## v48
// MIPS
module MIPS(input clk, rst,
	output [31:0] imem_addr, input [31:0] imem_data,
	output [31:0] dmem_addr, output [31:0] dmem_wdata, output dmem_we, input [31:0] dmem_rdata);
For scale: about 4900 cells after synthesis, roughly 1100 flip-flops, about 160 I/O pins.
make LEC_CHECK=0 CAP_MARGIN=20 CORE_MARGIN=5 CORE_UTILIZATION=40 CTS_CLUSTER_DIAMETER=54 GPL_TIMING_DRIVEN=1 MAX_ROUTING_LAYER=met4 SLEW_MARGIN=15 finish   # period 10.5 ns
run.sh (not shown) runs the stock make flow with config.mk's settings and CLKGATE_MAP_FILE=.
Relative to v48, the following input files were edited for v31:
Settings: PLACE_DENSITY now 0.4, previously not set; MAX_ROUTING_LAYER no longer set, was met4; GPL_TIMING_DRIVEN no longer set, was 1; CORE_UTILIZATION now 72, was 40; CTS_CLUSTER_SIZE now 100, previously not set; CTS_CLUSTER_DIAMETER now 391, was 54; ABC_AREA now 1, previously not set; CORE_MARGIN now 2, was 5; SLEW_MARGIN now 20, was 15; the clock period (ns, I/O delays scaled along) now 4.25, was 10.5.
==> results <==
Of v31 and v48, just one finished clean: v48. Distinct cell type count after synthesis: higher on v48. CTS H-tree depth | v31 below v48. Relative to v48, the mean post-synth cell area of v31 is lower by 4.6 µm². v31 — area after synthesis about 7% higher, v48 as reference. TritonCTS buffer count: v31 < v48. Sort v31 and v48 by post-synthesis cell count, ascending, and v48 comes first. The number of rows in the core area reported for v31 is smaller than that of v48 by 23%. Relative to v48, simple-gate share of the synthesized area has increased by 9.9 points in v31.
Modified inputs, v8 compared to v31
Settings: removing PLACE_DENSITY (formerly 0.4); removing CTS_CLUSTER_DIAMETER (formerly 391); changing CORE_UTILIZATION from 72 to 59; removing ABC_AREA (formerly 1); removing CTS_CLUSTER_SIZE (formerly 100); changing the clock period (ns, I/O delays scaled along) from 4.25 to 5.75.
Notes after the runs:
Nothing crashed in v8 and all stages finished; the problem is that the final layout failed, the offending checks being negative setup slack. v8 against v31; number of standard-cell rows in the floorplan is up by a few percent. Against v31, core area in v8 rose by more than 10%. Changes observed in v8 relative to v31: placed instance count -about 30%; post-synthesis instance area decreased by 6.9% relative to the old numbers; fraction of the mapped netlist area in compound gates dropped 13 points; chip width up about 6.5%. Synthesized chip area reported by yosys (v8 vs. v31) decreases by a few percent. For the portion of netlist area occupied by mux cells, v8 came in 24 points higher than v31 did. [compare] base=v31 new=v8: worst slack at placement rose by 0.22 ns; chip area now sits higher.
Modified inputs, v15 compared to v8
Settings: changing CORE_UTILIZATION from 59 to 66; setting PLACE_DENSITY to 0.66 for the first time; setting CTS_CLUSTER_SIZE to 42 for the first time.
Results
v15 did not make it past global routing, where a tool error ended it. Going from v8 to v15, cell total after placement shrank by a few percent. Against v8, instance area after placement in v15 fell slightly. Die area: v15 vs v8 down about 10%.


cedar:
The RTL this note starts from:
==> flow/design.v <==
`timescale 1ns/1ns
module MIPS(input clk, rst,
	output [31:0] imem_addr, input [31:0] imem_data,
	output [31:0] dmem_addr, output [31:0] dmem_wdata, output dmem_we, input [31:0] dmem_rdata);
	wire Is_SV, MemtoReg, Reg_Write, Mem_Read, Mem_Write ,  Branch, ALUsrc, ld;
	wire [1:0] regDst, writeDst, Jump;
	wire [2:0] ALUOp;
	wire [3:0] ALUOperation;
	wire [5:0] func, opcode;
	Data_path DP(clk , rst  , MemtoReg , Reg_Write , Mem_Read, Mem_Write , Branch , ALUsrc ,  ld , regDst ,   writeDst , Jump , ALUOperation, func, opcode,
		imem_addr, imem_data, dmem_addr, dmem_wdata, dmem_we, dmem_rdata);
	controller CU(opcode , MemtoReg , Reg_Write , Mem_Read ,Mem_Write ,  Branch , ALUsrc , ld , regDst ,  writeDst , Jump , ALUOp);
	ALU_control ALU_CU(func , ALUOp , ALUOperation);
endmodule
`timescale 1ns/1ns
module Data_path (input clk , reset , MemtoReg , Reg_Write , Mem_Read, Mem_Write  , Branch , ALUsrc ,  ld ,input [1:0] regDst ,   writeDst , Jump , input[3:0] ALUOperation, output [5:0]func, opcode,
  output [31:0] imem_addr, input [31:0] imem_data, output [31:0] dmem_addr, output [31:0] dmem_wdata, output dmem_we, input [31:0] dmem_rdata);
  wire [31:0] adrToPC, PC_out, PC_inc_out, Extend_data, instruction, WritetoReg_data,
  high_out, low_out, write_data, Read_data1, Read_data2, Operand_data2, branch_data
  , Mem_read_value , shifted_ext , adr_inc_out , concated;
  wire [63:0] ALU_result;
  wire Zero;
  wire [4:0] write_reg;
  wire [27:0] shifted_inst;
  PC CUT_PC(clk , reset, adrToPC , PC_out);
  PC_inc CUT_PCinc(PC_out, PC_inc_out);
  Sign_extend CUT_SE(instruction[15:0] , Extend_data);
  assign imem_addr = PC_out;
  assign instruction = imem_data;
  Mux4to1_32bit CUT_mux4_32( WritetoReg_data , PC_inc_out, high_out , low_out , writeDst , write_data);
  Mux3to1_5bit CUT_mux3_5( instruction[20:16] , instruction[15:11], 5'b11111, regDst , write_reg);
  Register_file CUT_RF(clk , reset ,  instruction[25:21] , instruction[20:16] , write_reg , write_data , Reg_Write , Read_data1 ,Read_data2);
  Mux2to1_32bit CUT_mux2_32( Read_data2 ,Extend_data , ALUsrc , Operand_data2);
  Shl2_32 CUT_shl2(Extend_data , shifted_ext);
  address_inc CUT_inc_adr( PC_inc_out, shifted_ext , adr_inc_out);
  assign can_branch = Zero & Branch;
  Mux2to1_32bit CUT3_mux2_32( PC_inc_out , adr_inc_out ,can_branch , branch_data);
  Shl2_26 CUT2_shl2( instruction[25:0] , shifted_inst);
  assign concated = {PC_inc_out[31:28], shifted_inst};
  Mux3to1_32bit CUT2_mux3_32( branch_data , concated, Read_data1 , Jump, adrToPC);
  ALU_32bit CUT_ALU(Read_data1, Operand_data2 , ALUOperation , ALU_result, Zero);
  REG32 High(reset, clk, ld, ALU_result[63:32], high_out);
  REG32 Low(reset, clk, ld, ALU_result[31:0], low_out);
  assign dmem_addr = ALU_result[31:0];
  assign dmem_wdata = Read_data2;
  assign dmem_we = Mem_Write;
  assign Mem_read_value = dmem_rdata;
  Mux2to1_32bit CUT2_mux2_32( ALU_result[31:0] , Mem_read_value ,MemtoReg , WritetoReg_data);
  assign func = instruction[5:0];
  assign opcode = instruction[31:26];
 endmodule
module controller (input [5:0] opcode , output reg MemtoReg , Reg_Write , Mem_Read , Mem_Write ,  Branch , ALUsrc , ld ,output reg [1:0] regDst ,  writeDst , Jump , output reg  [2:0] ALUOp);
	parameter [5:0] R_TYPE = 6'b000000;
	parameter [5:0] ADD_IMEDIATE = 6'b000001;  
	parameter [5:0] SLT_IMEDIATE = 6'b000010;  
	parameter [5:0] LOAD_WORD = 6'b000011;  
	parameter [5:0] SAVE_WORD = 6'b000100;  
	parameter [5:0] BRANCH_EQUAL = 6'b000101;  
	parameter [5:0] JUMP = 6'b000110;  
	parameter [5:0] JUMP_REG = 6'b000111;  
	parameter [5:0] JUMP_AND_LINK = 6'b001000;  
	always @ (*)
	begin 
		{MemtoReg , Reg_Write , Mem_Read , Branch , ALUsrc , ld, regDst , writeDst , Mem_Write ,  Jump , ALUOp} = 16'b0;
		Mem_Write = 1'b0;
		case (opcode)
		R_TYPE: begin  
			{regDst, Reg_Write, ALUsrc, MemtoReg, writeDst, Jump} = 9'b011000000;
			ALUOp = 3'b101;
		end
		ADD_IMEDIATE: begin  
			{regDst, Reg_Write, ALUsrc, MemtoReg, writeDst, Jump} = 9'b001100000;
			ALUOp = 3'b000;
		end
		SLT_IMEDIATE: begin  
			{regDst, Reg_Write, ALUsrc, MemtoReg, writeDst, Jump} = 9'b001100000;
			ALUOp = 3'b011;
		end	
		LOAD_WORD: begin  
			{regDst, MemtoReg, Reg_Write, Mem_Read, ALUsrc, writeDst, Jump} = 10'b0011110000;
			ALUOp = 3'b000;
			end	
		SAVE_WORD:begin  
			{ALUsrc, Mem_Write ,Jump} = 4'b1100;
			ALUOp = 3'b000;
			end
		BRANCH_EQUAL:begin  
			{Branch, Jump} = 3'b100;
			ALUOp = 3'b001;
		end
		JUMP:begin  
			{Jump} = 2'b01;
			end	
		JUMP_AND_LINK:begin  
			{Reg_Write, regDst, writeDst, Jump} = 7'b1100101;
			end
		JUMP_REG:begin  
			{Jump} = 2'b10;
			end		
		endcase
	end
endmodule 
module ALU_control(input [5:0] func , input [2:0] ALUop , output reg [3:0] ALUoperation);  
always @ (*)
	begin 
	  ALUoperation = 4'b0000;
	  case(ALUop)
	    0: ALUoperation = 4'b0000;  
	    1: ALUoperation = 4'b0111;  
	    2: ALUoperation = 4'b1000;  
	    3: ALUoperation = 4'b0110;  
	    4: ALUoperation = 4'b0010;  
	    5: case(func)
	         0: ALUoperation = 4'b0000;  
	         1: ALUoperation = 4'b0001;  
	         2: ALUoperation = 4'b0011;  
	         3: ALUoperation = 4'b0100;  
	         4: ALUoperation = 4'b0101;  
	         5: ALUoperation = 4'b0110;  
	         default: ALUoperation = 4'b0000;
	         endcase
	    default: ALUoperation = 4'b0000;
	     endcase
  end
endmodule
module ALU_32bit( input [31:0] In1 ,In2 , input [3:0] ALU_Sel ,output [63:0] Out, output Zero);
  reg [63:0] ALU_Result;
  reg temp_zero;
  always @(*)
  begin
      ALU_Result = 64'b0;
      temp_zero = 1'b0;
      case(ALU_Sel)
      4'b0000:  
       ALU_Result = In1 + In2; 
      4'b0001:  
       ALU_Result = In1 - In2;
      4'b0011:  
       ALU_Result = In1 & In2;
      4'b0100:  
       ALU_Result = In1 | In2;
      4'b0101:  
       ALU_Result = In1 ^ In2;
      4'b0110:  
       ALU_Result = ( In1 < In2 ) ? 32'd1 : 32'd0;
      4'b0111:  
       temp_zero = ( In1 == In2 ) ? 1'd1 : 1'd0  ;
      4'b1000:  
       temp_zero =  ( In1 == In2 ) ? 1'd0 : 1'd1;
        default: ALU_Result = 64'b0 ; 
      endcase
  end
  assign Out = ALU_Result;
  assign Zero = temp_zero;
endmodule
`timescale 1ns/1ns
module Register_file ( input clk, reset , input [4:0] Read_reg1 , Read_reg2 , write_reg ,  input [31:0] write_data , input reg_write ,output [31:0] Read_data1 ,Read_data2 );
	reg [31:0] Reg_data [0:31];
 	wire [31:0] test;
	assign test = Reg_data[9];
	integer i;
	assign Read_data1 = Reg_data[Read_reg1];
	assign Read_data2 = Reg_data[Read_reg2];
	always @ (posedge clk)
	begin 
		if ( reset )
			begin
				for ( i=0 ; i < 32 ; i = i+1)
					Reg_data [i] <= 0;
			end
		else 
			begin 
				if ( reg_write )
					if ( write_reg != 5'b0 )
						Reg_data[write_reg] <= write_data;
					else
					  Reg_data[write_reg] <= Reg_data[write_reg];
			end
	end
endmodule
`timescale 1ns/1ns
module REG32(input rst, clk, ld, input [31:0]data, output reg [31:0]out);
  always @(posedge clk) begin
      if(rst) out<=32'b0;
      else if(ld==1) out<=data;
      else out<=out;
  end
endmodule
`timescale 1ns/1ns
module PC(input clk , reset,  input [31:0] PC , 	output reg [31:0] PC_out);
	always @(posedge clk) begin
		if (reset)
			PC_out <=32'b0;
		else 
			PC_out <= PC;
	end
endmodule
module PC_inc ( input [31:0] PC , output [31:0] PC_inc_out);
	assign PC_inc_out = PC + 4;
endmodule
module address_inc( input [31:0] In1 , In2 , output [31:0] adr_inc_out);
	assign adr_inc_out = In1 + In2;
endmodule	
module Mux2to1_32bit( input [31:0] In1 , In2 ,input Sel , output [31:0]Out);
	assign Out = (Sel == 1'b0) ? In1 : 
	             (Sel == 1'b1) ? In2 : 32'bx;
endmodule
module Mux3to1_5bit( input [4:0] In1 , In2, In3 , input [1:0]Sel , output [4:0]Out);
	assign Out = (Sel == 2'b00) ? In1 : 
	             (Sel == 2'b01) ? In2 : 
	             (Sel == 2'b10) ? In3 : 5'bx;
endmodule
module Mux3to1_32bit( input [31:0] In1 , In2, In3 , input [1:0]Sel , output [31:0]Out);
	assign Out = (Sel == 2'b00) ? In1 : 
	             (Sel == 2'b01) ? In2 : 
	             (Sel == 2'b10) ? In3 : 32'bx;
endmodule
module Mux4to1_32bit( input [31:0] In1 , In2, In3 , In4 , input [1:0]Sel , output [31:0]Out);
	assign Out = (Sel == 2'b00) ? In1 : 
	             (Sel == 2'b01) ? In2 : 
	             (Sel == 2'b10) ? In3 : 
	             (Sel == 2'b11) ? In4 : 32'bx;
endmodule
module Sign_extend ( input [15:0] In , output reg [31:0] Out);
	integer i;
	always @ (*)
	begin 
		for ( i=16 ; i<32 ; i = i+1 )
		begin 
			Out [i] = In[15];
			Out [i-16] = In[i-16];
		end
	end
endmodule
module Shl2_32(input [31:0] In , 	output [31:0] Out);
    assign Out = {In[29:0], 2'b00};
endmodule
module Shl2_26(input [25:0] In , 	output [27:0] Out);
    assign Out = {In, 2'b00};
endmodule
clock: 5.78 ns
lec_check: 0
cap_margin: 20
core_margin: 2
core_utilization: 67
cts_cluster_size: 53
gpl_timing_driven: 1
min_routing_layer: met1
place_density_lb_addon: 0.01
setup_slack_margin: 1.38
slew_margin: 20
tns_end_percent: 90
Stage in which a tool error killed cedar: global routing.
Relative to cedar, the following input files were edited for pepper:
==> flow/config.mk <==
export PLATFORM = sky130hd
export DESIGN_NAME = MIPS
export DESIGN_NICKNAME = MIPS
export VERILOG_FILES = /design/flow/design.v
export SDC_FILE = /design/flow/constraint.sdc
export NUM_CORES = 4
export LEC_CHECK = 0
export CAP_MARGIN = 20
export CORE_ASPECT_RATIO = 0.71
export CORE_MARGIN = 2
export CORE_UTILIZATION = 60
export CTS_CLUSTER_SIZE = 52
export GPL_TIMING_DRIVEN = 1
export MIN_ROUTING_LAYER = met1
export PLACE_DENSITY_LB_ADDON = 0.01
export SETUP_SLACK_MARGIN = 1.62
export SLEW_MARGIN = 20
export TNS_END_PERCENT = 90
==> flow/constraint.sdc <==
create_clock -name core_clock -period 5.75 [get_ports {clk}]
set_input_delay 1.1500 -clock core_clock [delete_from_list [all_inputs] [get_ports {clk}]]
set_output_delay 1.1500 -clock core_clock [all_outputs]
set_load 0.01 [all_outputs]
==> results <==
pepper vs. cedar: area of the core went up by 0.011 sq mm.
pepper against cedar: number of placement rows lower; vertical die dimension lower; cell resize tally after clock tree synthesis lower.
Diff cedar -> pepper | number of CTS-inserted buffers | decrease of 4.8%
The flow completed for pepper, but it is not clean: the layout still shows negative setup slack.
Summary of pepper over cedar: detailed placement HPWL saw an increase; post-placement setup slack shrank by 0.025 ns; die size shows an increase of 12%.
In the reports for cedar and pepper, the smaller initial core utilization belongs to pepper.
## Diff of input files: delta against pepper
==> flow/config.mk <==
export PLATFORM = sky130hd
export DESIGN_NAME = MIPS
export DESIGN_NICKNAME = MIPS
export VERILOG_FILES = /design/flow/design.v
export SDC_FILE = /design/flow/constraint.sdc
export NUM_CORES = 4
export LEC_CHECK = 0
export CAP_MARGIN = 20
export CORE_MARGIN = 2
export CORE_UTILIZATION = 40
export SLEW_MARGIN = 20
==> flow/constraint.sdc <==
create_clock -name core_clock -period 10.4 [get_ports {clk}]
set_input_delay 2.0800 -clock core_clock [delete_from_list [all_inputs] [get_ports {clk}]]
set_output_delay 2.0800 -clock core_clock [all_outputs]
set_load 0.01 [all_outputs]
### Flow results
- delta: full flow OK, the timing, design-rule and antenna checks passed
- | slew of the pin with the lowest slew margin | delta vs pepper | 0.0040 ns lower |
- Changes observed in delta relative to pepper: required time reported for the critical path endpoint shows an increase of 3.72 ns, starting density of the core now sits lower.
- Of delta and pepper, pepper shows the lower cell total after placement, with delta above it.
- Compared with pepper, delta is the less power-hungry design.
- The switching power summed over all nets of delta is lower than that of pepper.
- Re setup slack: delta is 1.40 ns up on pepper.
Input-level comparison between xenon and delta:
-- flow/config.mk --
<<< delta, line 9
export CORE_MARGIN = 2
export CORE_UTILIZATION = 40
export SLEW_MARGIN = 20
>>> xenon, line 9
export CORE_MARGIN = 2
export CORE_UTILIZATION = 58
export SLEW_MARGIN = 20
==> flow/constraint.sdc <==
create_clock -name core_clock -period 5.75 [get_ports {clk}]
set_input_delay 1.1500 -clock core_clock [delete_from_list [all_inputs] [get_ports {clk}]]
set_output_delay 1.1500 -clock core_clock [all_outputs]
set_load 0.01 [all_outputs]
### Flow results
Layout checks on xenon: not met. Flow itself completed; violations: negative setup slack.
Compared with delta, xenon shows a lower die footprint.
xenon vs. delta: worst setup slack saw a decrease, sequential share of layout area decreased by 5.7 points relative to the old numbers, deepest level of the CTS H-tree closely matched the old numbers.
Modified inputs, raven compared to xenon
-- flow/config.mk --
<<< xenon, line 9
export CORE_MARGIN = 2
export CORE_UTILIZATION = 58
export SLEW_MARGIN = 20
>>> raven, line 9
export CORE_MARGIN = 2
export CORE_UTILIZATION = 40
export SLEW_MARGIN = 20
==> flow/constraint.sdc <==
create_clock -name core_clock -period 10.5 [get_ports {clk}]
set_input_delay 2.1000 -clock core_clock [delete_from_list [all_inputs] [get_ports {clk}]]
set_output_delay 2.1000 -clock core_clock [all_outputs]
set_load 0.01 [all_outputs]
## What came out
raven reached the final stage; the timing, design-rule and antenna checks on its layout passed.
In the reports for raven and xenon, the smaller non-clock buffer contribution to total cell area belongs to raven.
In the tables for raven and xenon, net switching share of the total power reads lower with xenon.
raven and xenon ended up with nearly the same insertion delay to the later sink of the worst-skew pair.
Power and IR drop assume default switching activity.
